Design calculator, start of the top module:
module calculator #(parameter BCDdigits = 2,parameter cols_count=4,parameter rows_count=4)(
                                                                                          input clk,rst,start,
                                                                                          output [cols_count-1:0] cols,
                                                                                          input [rows_count-1:0] rows,
                                                                                          output reg [7:0] digit1,digit2,digit3,digit4,
                                                                                          output reg sign);
clock: 52.6 ns
lec_check: 0
cap_margin: 20
core_aspect_ratio: 0.53
core_margin: 7
core_utilization: 40
gpl_routability_driven: 0
setup_slack_margin: 5.0
slew_margin: 15
run.sh (not shown) runs the stock make flow with config.mk's settings and CLKGATE_MAP_FILE=.
The baseline finished but fails on negative setup slack.
Edit:
- CORE_ASPECT_RATIO: 0.53 -> not set
- CORE_MARGIN: 7 -> 2
- CORE_UTILIZATION: 40 -> 35
- GPL_ROUTABILITY_DRIVEN: 0 -> not set
- SETUP_SLACK_MARGIN: 5.0 -> not set
- SLEW_MARGIN: 15 -> 20
- clock period: 52.6 -> 81.7 ns (I/O delays scaled with it)
With this change the flow completed without violations.
Setup slack improves by 26 ns.
Count of clock-buffer cells in the layout climbs by 1.
Synthesized area does not change.
Global-route usage drops by 9.7 points.
Sequential share of layout area climbs by 1.9 points.
Utilization drops by 26 points.
Clock skew drops by 0.0067 ns.
Worst hold slack barely changes.
Routed wire length drops by 30%.
Fmax drops by 4.1%.


calculator again, from the RTL that the note above started with.
Design calculator, start of the top module:
module calculator #(parameter BCDdigits = 2,parameter cols_count=4,parameter rows_count=4)(
                                                                                          input clk,rst,start,
                                                                                          output [cols_count-1:0] cols,
                                                                                          input [rows_count-1:0] rows,
                                                                                          output reg [7:0] digit1,digit2,digit3,digit4,
                                                                                          output reg sign);
clock: 140.0 ns
lec_check: 0
abc_area: 0
cap_margin: 35
core_aspect_ratio: 0.5
core_margin: 2
core_utilization: 50
cts_cluster_diameter: 158
cts_cluster_size: 99
slew_margin: 25
Edit:
- ABC_AREA: 0 -> 1
- CAP_MARGIN: 35 -> 20
- CELL_PAD_IN_SITES_GLOBAL_PLACEMENT: not set -> 1
- CORE_ASPECT_RATIO: 0.5 -> 1.14
- CORE_UTILIZATION: 50 -> 30
- CTS_CLUSTER_DIAMETER: 158 -> 235
- CTS_CLUSTER_SIZE: 99 -> 63
- GPL_ROUTABILITY_DRIVEN: not set -> 1
- MAX_ROUTING_LAYER: not set -> met4
- PLACE_DENSITY_LB_ADDON: not set -> 0.13
- SLEW_MARGIN: 25 -> 15
- TNS_END_PERCENT: not set -> 10
Worst setup slack improved by 20 ns.
Routed wire length grows by a quarter to a third.
Global-route usage drops by 8.4 points.
Sequential share of layout area drops by 1.0 points.
Utilization came out lower by 21 points.
Count of clock-buffer cells in the layout climbs by 2.
Edit:
- ABC_AREA: 1 -> 0
- CAP_MARGIN: 20 -> 0
- CELL_PAD_IN_SITES_GLOBAL_PLACEMENT: 1 -> not set
- CORE_MARGIN: 2 -> 7
- CORE_UTILIZATION: 30 -> 50
- CTS_CLUSTER_DIAMETER: 235 -> 163
- CTS_CLUSTER_SIZE: 63 -> 100
- GPL_ROUTABILITY_DRIVEN: 1 -> 0
- MAX_ROUTING_LAYER: met4 -> not set
- PLACE_DENSITY_LB_ADDON: 0.13 -> not set
- SLEW_MARGIN: 15 -> 25
=> Design area is lower by 14%. Wire length is lower by 19%. Clock skew is higher by 0.010 ns. Critical path depth is lower by 60. Via count is lower by 7.8%. Setup slack got worse by 22 ns. Hold slack barely changes. Clock-buffer cell count is lower by 2.


Setup of tundra:
Starting RTL as in the previous note.
Settings: LEC_CHECK=0, ABC_AREA=1, CAP_MARGIN=5, CORE_MARGIN=2, CORE_UTILIZATION=71, CTS_CLUSTER_DIAMETER=225, CTS_CLUSTER_SIZE=33, HOLD_SLACK_MARGIN=-0.09, SLEW_MARGIN=20; clock period 75.2 ns.
tundra completed; timing, DRC and antenna clean
Edits applied to the flow inputs when going from tundra to juniper:
- SLEW_MARGIN changed from 20 to 25
- HOLD_SLACK_MARGIN removed (was -0.09)
- CORE_ASPECT_RATIO newly set to 0.96
- CTS_CLUSTER_SIZE changed from 33 to 17
- CTS_CLUSTER_DIAMETER changed from 225 to 260
- the clock period (ns, I/O delays scaled along) changed from 75.2 to 75.0
==> comparison <==
Summary of juniper over tundra: pin slew with the least headroom to its limit now larger; share of the clock period used by the worst path now larger; count of antenna-violating nets left after detailed routing comparable. [compare] base=tundra new=juniper: first-iteration DRC count increased 244, non-clock buffer count saw an increase, setup slack of the critical path after layout moved down. Compared tundra against juniper; total via count after detailed routing within noise. The die area of juniper and that of tundra are within noise of each other. | final design instance area without fill | tundra vs juniper | ≈ equal |.
Edits applied to the flow inputs when going from juniper to delta:
- CORE_ASPECT_RATIO now 1.14, was 0.96
- the clock period (ns, I/O delays scaled along) now 69.3, was 75.0
--- outcome ---
Between juniper and delta, the difference in die area is negligible.
delta went all the way through synthesis, placement and routing and the layout is clean on timing, DRC and antenna.
Delta (delta minus juniper): number of cells upsized or downsized after cts climbed 12; wire length reported by the detailed router climbed about 7%; non-clock inverter instance count of the final layout barely changed.
Going from juniper to delta, non-clock buffer count in the final layout up 49%, final instance count without filler cells up 81, floorplan core area flat.


calculator again, from the RTL that the note above started with.
// calculator
module calculator #(parameter BCDdigits = 2,parameter cols_count=4,parameter rows_count=4)(
                                                                                          input clk,rst,start,
                                                                                          output [cols_count-1:0] cols,
                                                                                          input [rows_count-1:0] rows,
                                                                                          output reg [7:0] digit1,digit2,digit3,digit4,
                                                                                          output reg sign);
  wire [BCDdigits*4*2-1:0] display;
  wire [3:0]encode_data;
  wire done,ack;
  ...
Settings: LEC_CHECK=0, ABC_AREA=0, CAP_MARGIN=5, CELL_PAD_IN_SITES_GLOBAL_PLACEMENT=1, CORE_ASPECT_RATIO=1.14, CORE_MARGIN=2, CORE_UTILIZATION=36, CTS_CLUSTER_DIAMETER=235, CTS_CLUSTER_SIZE=63, GPL_ROUTABILITY_DRIVEN=1, SLEW_MARGIN=25; clock period 140.0 ns.
Rerun with:
CAP_MARGIN = 35   (was 5)
CELL_PAD_IN_SITES_GLOBAL_PLACEMENT = not set   (was 1)
CORE_UTILIZATION = 30   (was 36)
CTS_CLUSTER_DIAMETER = 167   (was 235)
CTS_CLUSTER_SIZE = 100   (was 63)
GPL_ROUTABILITY_DRIVEN = not set   (was 1)
Global-route usage goes down by 7.8 points.
Utilization goes down by 6.2 points.
Clock skew barely changes.
Synthesized area does not change.
Synthesized cell count is unchanged.
Count of clock-buffer cells in the layout goes up by 1.
Maximum frequency goes up by 1.7%.
Final cell count goes up by 4.3%.
Rerun with:
CORE_UTILIZATION = 36   (was 30)
CTS_CLUSTER_DIAMETER = 292   (was 167)
CTS_CLUSTER_SIZE = 63   (was 100)
GPL_ROUTABILITY_DRIVEN = 0   (was not set)
Worst setup slack improved by 960 ps.
Synthesized area is unchanged.
Design area decreases by 0.83%.
Maximum frequency is higher by 1.0%.
Clock-buffer cell count went down by 2.
Worst hold slack loses 29 ps.
Rerun with:
CORE_UTILIZATION = 57   (was 36)
CTS_CLUSTER_DIAMETER = 396   (was 292)
CTS_CLUSTER_SIZE = 100   (was 63)
GPL_ROUTABILITY_DRIVEN = not set   (was 0)
SLEW_MARGIN = 10   (was 25)
Final area came out lower by 1.4%.
Worst setup slack loses 1400 ps.
Area after synthesis is unchanged.
Count of clock-buffer cells in the layout came out higher by 4.
Synthesized cell count stays the same.
Die area came out lower by 36%.
Register-to-register slack loses 1400 ps.
Global-route usage came out higher by 14 points.
